## the baseline
## breakout
module breakout(
    input logic clk,
    input logic right,
    input logic left,
    input logic reset,
    output logic [2:0] red,
    output logic [2:0] green,
    output logic [2:0] blue,
    output logic hsync,
    output logic vsync
    );
Size: ~1700 cells after synthesis, about 160 flip-flops, ~15 I/O pins.
clock: 4.7 ns
lec_check: 0
abc_area: 1
cap_margin: 20
core_margin: 2
core_utilization: 65
slew_margin: 20
run.sh (not shown) runs the stock make flow with config.mk's settings and CLKGATE_MAP_FILE=.
--- input diff the baseline..the candidate ---
diff --git a/flow/config.mk b/flow/config.mk
--- a/flow/config.mk
+++ b/flow/config.mk
@@ -8 +7,0 @@
-export ABC_AREA = 1
@@ -11 +10 @@
-export CORE_UTILIZATION = 65
+export CORE_UTILIZATION = 40
==> flow/constraint.sdc <==
create_clock -name core_clock -period 6.49 [get_ports {clk}]
set_input_delay 1.2980 -clock core_clock [delete_from_list [all_inputs] [get_ports {clk}]]
set_output_delay 1.2980 -clock core_clock [all_outputs]
set_load 0.01 [all_outputs]
Findings:
Compared with the baseline, in the candidate final cell area excluding filler cells has decreased; worst slew margin relative to its limit has increased. Delta (the candidate minus the baseline): number of gates resized after cts now smaller, utilization after layout now smaller, sum of met2 wire segment lengths after detailed routing now smaller, synthesized area now smaller. The candidate: area of the die 44% above the baseline. What the candidate reported for number of multi-input combinational cells has to be multiplied by 1.4 to get the figure for the baseline. Summary: with the baseline as the reference, combinational power in the candidate moved down by more than a quarter. Number of inserted filler cells in the final layout (the candidate vs. the baseline) increases by more than half.

breakout again, from the RTL that the note above started with.
## breakout
module breakout(
    input logic clk,
    input logic right,
    input logic left,
    input logic reset,
    output logic [2:0] red,
    output logic [2:0] green,
    output logic [2:0] blue,
    output logic hsync,
    output logic vsync
    );
make LEC_CHECK=0 CAP_MARGIN=20 CORE_MARGIN=2 CORE_UTILIZATION=72 CTS_CLUSTER_DIAMETER=375 CTS_CLUSTER_SIZE=98 SLEW_MARGIN=20 finish   # period 8.83 ns
The first run passed the timing, DRC and antenna checks.
==> next run, changes <==
--- a/flow/config.mk
+++ b/flow/config.mk
@@ -7,0 +8 @@
+export ABC_AREA = 1
@@ -10,3 +11 @@
-export CORE_UTILIZATION = 72
-export CTS_CLUSTER_DIAMETER = 375
-export CTS_CLUSTER_SIZE = 98
+export CORE_UTILIZATION = 65
==> flow/constraint.sdc (replaced) <==
create_clock -name core_clock -period 4.68 [get_ports {clk}]
set_input_delay 0.9360 -clock core_clock [delete_from_list [all_inputs] [get_ports {clk}]]
set_output_delay 0.9360 -clock core_clock [all_outputs]
set_load 0.01 [all_outputs]
=> The new run went through all stages and came out clean; combinational power came out higher by about 100%; final area grows by about 13%; non-clock buffer count grows by 20; setup slack is worse by 2.0 ns; first-iteration DRC count came out higher by 29%; area after synthesis grows by 11%; clock power increases by 89%; routed wire length is higher by 25%; sequential share of layout area decreases by 3.4 points.
==> next run, changes <==
--- a/flow/config.mk
+++ b/flow/config.mk
@@ -11 +11 @@
-export CORE_UTILIZATION = 65
+export CORE_UTILIZATION = 69
==> flow/constraint.sdc (replaced) <==
create_clock -name core_clock -period 3.79 [get_ports {clk}]
set_input_delay 0.7580 -clock core_clock [delete_from_list [all_inputs] [get_ports {clk}]]
set_output_delay 0.7580 -clock core_clock [all_outputs]
set_load 0.01 [all_outputs]
- Now the flow produced a layout that fails on negative setup slack
- first-iteration DRC count rises by 27%
- clock power grows by 19%
- final area rose by 6.0%
- critical path depth climbs by 1
- non-clock buffer count grows by 83
- die size drops by 5.6%
- clock skew stays flat
- setup slack got worse by 0.41 ns
==> next run, changes <==
--- a/flow/config.mk
+++ b/flow/config.mk
@@ -8 +7,0 @@
-export ABC_AREA = 1
@@ -11 +10 @@
-export CORE_UTILIZATION = 69
+export CORE_UTILIZATION = 47
==> flow/constraint.sdc (replaced) <==
create_clock -name core_clock -period 6.49 [get_ports {clk}]
set_input_delay 1.2980 -clock core_clock [delete_from_list [all_inputs] [get_ports {clk}]]
set_output_delay 1.2980 -clock core_clock [all_outputs]
set_load 0.01 [all_outputs]
After rerunning:
- This time the run finished clean
- power shrinks by 43%
- clock power shrinks by 41%
- critical path depth shrinks by 6
- sequential power shrinks by 41%
- utilization shrinks by 30 points
- count of clock-buffer cells in the layout shrinks by 1
- final cell count shrinks by 28%
- die size grows by 31%
- via count shrinks by 31%
==> next run, changes <==
--- a/flow/config.mk
+++ b/flow/config.mk
@@ -10,2 +10,3 @@
-export CORE_UTILIZATION = 47
-export SLEW_MARGIN = 20
+export CORE_UTILIZATION = 40
+export HOLD_SLACK_MARGIN = -0.05
+export SLEW_MARGIN = 35
==> flow/constraint.sdc (replaced) <==
create_clock -name core_clock -period 4.52 [get_ports {clk}]
set_input_delay 0.9040 -clock core_clock [delete_from_list [all_inputs] [get_ports {clk}]]
set_output_delay 0.9040 -clock core_clock [all_outputs]
set_load 0.01 [all_outputs]
Effect: The changed run finished but fails on negative setup slack. Sequential power came out higher by about 40%. Cell count is higher by 8.6%. Count of clock-buffer cells in the layout does not change. Via count rises by about 5%. Total power grows by about 50%. Sequential share of layout area went down by 1.8 points. Routed wire length rose by 6.9%.
==> next run, changes <==
--- a/flow/config.mk
+++ b/flow/config.mk
@@ -11,2 +11 @@
-export HOLD_SLACK_MARGIN = -0.05
-export SLEW_MARGIN = 35
+export SLEW_MARGIN = 20
==> flow/constraint.sdc (replaced) <==
create_clock -name core_clock -period 8.0 [get_ports {clk}]
set_input_delay 1.6000 -clock core_clock [delete_from_list [all_inputs] [get_ports {clk}]]
set_output_delay 1.6000 -clock core_clock [all_outputs]
set_load 0.01 [all_outputs]
What happened: The changed run finished with timing, DRC and antenna clean. Worst hold slack hardly moves. Clock-buffer cell count does not change. Total power is lower by about 46%. Worst setup slack gets better by 1.9 ns.

Starting RTL as in the previous note.
export LEC_CHECK = 0
export CAP_MARGIN = 10
export CORE_ASPECT_RATIO = 0.66
export CORE_MARGIN = 8
export CORE_UTILIZATION = 31
export GPL_TIMING_DRIVEN = 1
export HOLD_SLACK_MARGIN = 0.3
export SETUP_SLACK_MARGIN = 2.81
export SLEW_MARGIN = 15
create_clock -name core_clock -period 11.5 [get_ports {clk}]
The starting point ran to the end with no violations.
Edit:
- CAP_MARGIN: 10 -> 35
- CORE_ASPECT_RATIO: 0.66 -> default
- CORE_MARGIN: 8 -> 5
- CORE_UTILIZATION: 31 -> 40
- GPL_TIMING_DRIVEN: 1 -> default
- SETUP_SLACK_MARGIN: 2.81 -> 1.28
- SLEW_MARGIN: 15 -> 35
Design area shrinks by 1.2%. Worst setup slack improved by 0.35 ns. Cell count drops by 7.0%. Hold slack is about the same.
Edit:
- CAP_MARGIN: 35 -> 10
- CELL_PAD_IN_SITES_DETAIL_PLACEMENT: default -> 2
- CORE_ASPECT_RATIO: default -> 0.66
- CORE_MARGIN: 5 -> 8
- CORE_UTILIZATION: 40 -> 31
- GPL_ROUTABILITY_DRIVEN: default -> 0
- GPL_TIMING_DRIVEN: default -> 1
- SETUP_SLACK_MARGIN: 1.28 -> 2.81
- SLEW_MARGIN: 35 -> 15
Effect:
- The changed run finished with timing, DRC and antenna clean
- cell count increases by about 7.5%
- critical path depth does not change
- total power went up by 3.9%
- via count increases by 10%
- register-to-register slack got worse by 0.53 ns
- wire length increases by 46%
Edit:
- CAP_MARGIN: 10 -> 35
- CELL_PAD_IN_SITES_DETAIL_PLACEMENT: 2 -> default
- CORE_ASPECT_RATIO: 0.66 -> default
- CORE_MARGIN: 8 -> 2
- CORE_UTILIZATION: 31 -> 40
- GPL_ROUTABILITY_DRIVEN: 0 -> default
- GPL_TIMING_DRIVEN: 1 -> default
- SETUP_SLACK_MARGIN: 2.81 -> default
- SLEW_MARGIN: 15 -> 35
- clock period: 11.5 -> 4.52 ns (I/O delays scaled with it)
With this change the flow finished with setup timing left.
First-iteration DRC count rose by 0.67%.
Sequential cell count is unchanged.
Final area rose by 4.4%.
Final cell count fell by 2.7%.
Edit:
- CAP_MARGIN: 35 -> 20
- HOLD_SLACK_MARGIN: 0.3 -> default
- SETUP_SLACK_MARGIN: default -> -0.14
- SLEW_MARGIN: 35 -> 20
- clock period: 4.52 -> 6.49 ns (I/O delays scaled with it)
Result: This time the run completed without violations. Wire length shrinks by 4.7%. Worst setup slack improves by 0.81 ns. Cell area came out lower by 5.3%. Sequential power drops by about 30%. Final cell count went down by about 4.3%. Synthesized cell count stays the same. Count of clock-buffer cells in the layout does not change. Via count decreases by 2.9%.
Edit:
- CORE_UTILIZATION: 40 -> 22
- SETUP_SLACK_MARGIN: -0.14 -> default
- clock period: 6.49 -> 12.5 ns (I/O delays scaled with it)
Effect: Via count barely changes; sequential power decreases by 48%; worst setup slack gains 4.7 ns; hold slack loses 0.0046 ns; total power decreases by 50%; utilization decreases by 19 points; design area increases by 2.3%; die area increases by 80%.
No activity file was given, so power comes from the tool's default toggle rates.
